// calculator
module calculator #(parameter BCDdigits = 2,parameter cols_count=4,parameter rows_count=4)(
                                                                                          input clk,rst,start,
                                                                                          output [cols_count-1:0] cols,
                                                                                          input [rows_count-1:0] rows,
                                                                                          output reg [7:0] digit1,digit2,digit3,digit4,
                                                                                          output reg sign);
Settings: LEC_CHECK=0, ABC_AREA=1, CAP_MARGIN=15, CORE_ASPECT_RATIO=1.14, CORE_MARGIN=2, CORE_UTILIZATION=71, CTS_CLUSTER_DIAMETER=260, CTS_CLUSTER_SIZE=17, SLEW_MARGIN=25; clock period 74.7 ns.
run.sh (not shown) runs the stock make flow with config.mk's settings and CLKGATE_MAP_FILE=.
Change:
ABC_AREA = 0   (was 1)
CAP_MARGIN = 35   (was 15)
CORE_UTILIZATION = 50   (was 71)
CTS_CLUSTER_DIAMETER = default   (was 260)
CTS_CLUSTER_SIZE = 63   (was 17)
clock period = 140.0 ns   (was 74.7 ns; I/O delays follow)
Effect:
- The new run finished clean
- clock-buffer cell count shrinks by 2
- wire length grows by 3.4%
- global-route usage shrinks by 5.8 points


== build 89 ==
Starting RTL as in the previous note.
Design calculator, start of the top module:
module calculator #(parameter BCDdigits = 2,parameter cols_count=4,parameter rows_count=4)(
                                                                                          input clk,rst,start,
                                                                                          output [cols_count-1:0] cols,
                                                                                          input [rows_count-1:0] rows,
                                                                                          output reg [7:0] digit1,digit2,digit3,digit4,
                                                                                          output reg sign);
make LEC_CHECK=0 ABC_AREA=0 CAP_MARGIN=0 CORE_ASPECT_RATIO=1.14 CORE_MARGIN=7 CORE_UTILIZATION=50 CTS_CLUSTER_DIAMETER=163 CTS_CLUSTER_SIZE=100 GPL_ROUTABILITY_DRIVEN=0 SLEW_MARGIN=25 TNS_END_PERCENT=10 finish   # period 140.0 ns
Build 89 reached the end of the flow, and the finished layout is clean on the timing, design-rule and antenna checks.
Changes in build 1 relative to build 89:
- GPL_ROUTABILITY_DRIVEN removed (was 0)
- TNS_END_PERCENT removed (was 10)
- CTS_CLUSTER_DIAMETER changed from 163 to 171
- CORE_MARGIN changed from 7 to 2
- CORE_UTILIZATION changed from 50 to 69
- CAP_MARGIN changed from 0 to 35
Notes after the runs:
- Changes observed in build 1 relative to build 89: clock skew now sits higher; core utilization now sits higher; setup slack now sits higher.
- In the reports for build 1 and build 89, the larger critical path's largest stage delay belongs to build 89.
- | cell count | lower: build 1 |
- When build 1 is set beside build 89, its met2 capacity usage during global routing turns out to be 16 points larger.
Inputs modified between build 1 and build 61:
- CTS_CLUSTER_DIAMETER now 167, was 171
- CORE_UTILIZATION now 30, was 69
Findings:
In build 61, slew at the pin with the worst max-slew slack is lower than in build 1. Number of fillers in the final layout for build 61: about 190% up relative to build 1. Fraction of area in non-clock buffers delta (build 61 -> build 1): insignificant. From build 61 to build 1, number of buffer cells added on primary ports did not move at all. Arrival time at the worst endpoint: build 61 < build 1. Taking build 1 as the reference, in build 61 first-iteration DRC count now smaller; wire length on met2 rose 1.8 mm; global-route usage moved down; count of vias placed by the detailed router down 1186; core utilization went down 40 points.
What build 35 does differently from build 61 at the input level:
- swapping 35 for 15 in CAP_MARGIN
- swapping 30 for 65 in CORE_UTILIZATION
- swapping 100 for 63 in CTS_CLUSTER_SIZE
- clearing CTS_CLUSTER_DIAMETER, which used to be 167
- swapping 140.0 for 80.0 in the clock period (ns, I/O delays scaled along)
[summary]
- Transition time of the tightest slew-check pin ends up lower on build 61.
- Delta (build 35 minus build 61): critical path depth grew by 8, wire length per cell after detailed routing saw an increase, wire length rose about 14%.
- Between build 61 and build 35, sequential share of layout area is lower for build 35, build 61 comes in above that.
- Comparing build 61 and build 35, core area is lower on build 35.
- For the layout overhead on the synthesized area, build 35 came in 8.5 points higher than build 61 did.


## job 101
Starting RTL as in the previous note.
==> flow/config.mk <==
export PLATFORM = sky130hd
export DESIGN_NAME = calculator
export DESIGN_NICKNAME = calculator
export VERILOG_FILES = /design/flow/design.v
export SDC_FILE = /design/flow/constraint.sdc
export NUM_CORES = 4
export LEC_CHECK = 0
export ABC_AREA = 0
export CAP_MARGIN = 25
export CELL_PAD_IN_SITES_DETAIL_PLACEMENT = 1
export CELL_PAD_IN_SITES_GLOBAL_PLACEMENT = 1
export CORE_ASPECT_RATIO = 1.6
export CORE_MARGIN = 2
export CORE_UTILIZATION = 40
export CTS_CLUSTER_DIAMETER = 175
export HOLD_SLACK_MARGIN = -0.06
export MAX_ROUTING_LAYER = met4
export SETUP_SLACK_MARGIN = 5.0
export SLEW_MARGIN = 40
export TNS_END_PERCENT = 10
==> flow/constraint.sdc <==
create_clock -name core_clock -period 86.0 [get_ports {clk}]
set_input_delay 17.2000 -clock core_clock [delete_from_list [all_inputs] [get_ports {clk}]]
set_output_delay 17.2000 -clock core_clock [all_outputs]
set_load 0.01 [all_outputs]
In summary, job 101 completed successfully, with a layout that passed the timing, design-rule and antenna checks.
What job 102 does differently from job 101 at the input level:
- clearing MAX_ROUTING_LAYER, which used to be met4
- clearing ABC_AREA, which used to be 0
- clearing CELL_PAD_IN_SITES_DETAIL_PLACEMENT, which used to be 1
- clearing HOLD_SLACK_MARGIN, which used to be -0.06
- swapping 25 for 20 in CAP_MARGIN
- clearing CELL_PAD_IN_SITES_GLOBAL_PLACEMENT, which used to be 1
- swapping 40 for 20 in SLEW_MARGIN
- clearing CORE_ASPECT_RATIO, which used to be 1.6
- swapping 40 for 58 in CORE_UTILIZATION
- clearing CTS_CLUSTER_DIAMETER, which used to be 175
- clearing SETUP_SLACK_MARGIN, which used to be 5.0
- clearing TNS_END_PERCENT, which used to be 10
- swapping 86.0 for 69.7 in the clock period (ns, I/O delays scaled along)
Findings:
From the logs: job 102 reached the end of the flow and failed the layout checks with setup timing. Relative to job 101, the wire length on met3 measured on job 102 has increased by more than 100%. Job 102 vs. job 101: die size shrank by about 30%, layout buffer count excluding clock buffers now larger, routing usage on met2 climbed 2.3 points, final area went up about 20%. | final critical path time including I/O delays and setup | higher: job 101 |. Compared with job 101, job 102 shows a lower routed wire length. In the tables for job 102 and job 101, part of the cycle the worst path needs reads lower with job 101. Post-CTS setup buffer count went up by more than 100% going from job 101 to job 102.


== violet ==
Starting RTL as in the previous note.
Settings: LEC_CHECK=0, ABC_AREA=1, CAP_MARGIN=20, CORE_MARGIN=2, CORE_UTILIZATION=68, CTS_CLUSTER_DIAMETER=147, CTS_CLUSTER_SIZE=99, PLACE_DENSITY=0.43, SLEW_MARGIN=20, TNS_END_PERCENT=20; clock period 56.9 ns.
| violet | all stages done | FAIL | negative setup slack |
What yarrow does differently from violet at the input level:
Settings: removing CTS_CLUSTER_DIAMETER (formerly 147); removing ABC_AREA (formerly 1); changing CORE_UTILIZATION from 68 to 58; removing TNS_END_PERCENT (formerly 20); removing CTS_CLUSTER_SIZE (formerly 99); removing PLACE_DENSITY (formerly 0.43); changing the clock period (ns, I/O delays scaled along) from 56.9 to 68.8.
Findings:
Changes observed in yarrow relative to violet: total cell area reported by yosys after synthesis went down; adder-cell share of the synthesized area went up. yarrow reports its timing endpoint of the critical path as digit4[6] while violet reports digit4[3]. yarrow: complete, dirty (negative setup slack). Clock-pin slew on the worst setup and hold paths essentially unchanged between violet and yarrow. Delta (yarrow minus violet): via count went up by about 9%; synthesized area down 13%; final critical-path setup slack moved down. Between violet and yarrow, the final clock period utilization by the worst path is higher for yarrow. violet -> yarrow: routed wire length increased by more than 10%. In the tables for violet and yarrow, multi-input logic portion of the cell area reads lower with yarrow.
Modified inputs, tundra compared to yarrow
Settings: CORE_UTILIZATION now 40, was 58; the clock period (ns, I/O delays scaled along) now 81.7, was 68.8.
### Flow results
No stage failed in tundra, and the final checks on the layout all came back clean.
HPWL after detailed placement is lower on tundra
[tundra vs yarrow] final instance area: lower in tundra
Looking at worst setup slack, tundra sits 12,320 ps above yarrow.
For yarrow, the destination of the critical timing path was digit4[6], unlike tundra, where it was digit4[3].
The inputs of juniper differ from those of tundra as listed below.
Settings: a change of CORE_UTILIZATION from 40 to 68; a change of the clock period (ns, I/O delays scaled along) from 81.7 to 85.1.
Results
juniper went all the way through synthesis, placement and routing and the layout is clean on timing, DRC and antenna.
The iteration count of the initial detailed-routing pass in juniper sits 8 above the value recorded for tundra.
Relative to tundra, post-DP HPWL has gone down in juniper.
juniper vs tundra: worst stage delay on the critical path up in juniper
Comparing tundra and juniper, the lower fraction of met2 tracks used by global routing is on tundra.
The setup slack of juniper is larger than that of tundra.
Via total after detailed routing in juniper is 759 higher than in tundra
Total placed cells including tap cells in juniper is 532 lower than in tundra
For the combinational fraction of the cell area, juniper came in 2.5 points higher than tundra did.
Taking tundra as the reference, in juniper final area went down 4.4%; peak fanout along the critical path picked up an extra 7; number of fill cells fell by about 50%.


calculator again, from the RTL that the note above started with.
Settings: LEC_CHECK=0, ABC_AREA=1, CAP_MARGIN=20, CORE_MARGIN=2, CORE_UTILIZATION=72, CTS_CLUSTER_DIAMETER=400, CTS_CLUSTER_SIZE=95, PLACE_DENSITY_LB_ADDON=0.05, SLEW_MARGIN=20; clock period 76.4 ns.
The first run went through all stages and came out clean.
Edit:
==> flow/config.mk (replaced) <==
export PLATFORM = sky130hd
export DESIGN_NAME = calculator
export DESIGN_NICKNAME = calculator
export VERILOG_FILES = /design/flow/design.v
export SDC_FILE = /design/flow/constraint.sdc
export NUM_CORES = 4
export LEC_CHECK = 0
export CAP_MARGIN = 20
export CORE_MARGIN = 2
export CORE_UTILIZATION = 40
export SLEW_MARGIN = 20
==> flow/constraint.sdc (replaced) <==
create_clock -name core_clock -period 48.7 [get_ports {clk}]
set_input_delay 9.7400 -clock core_clock [delete_from_list [all_inputs] [get_ports {clk}]]
set_output_delay 9.7400 -clock core_clock [all_outputs]
set_load 0.01 [all_outputs]
Effect:
- The new run produced a layout that fails on setup timing
- synthesized area drops by roughly a tenth
- non-clock buffer count rises by 2224
- clock-buffer cell count goes up by 1
- routed wire length grows by about a fifth
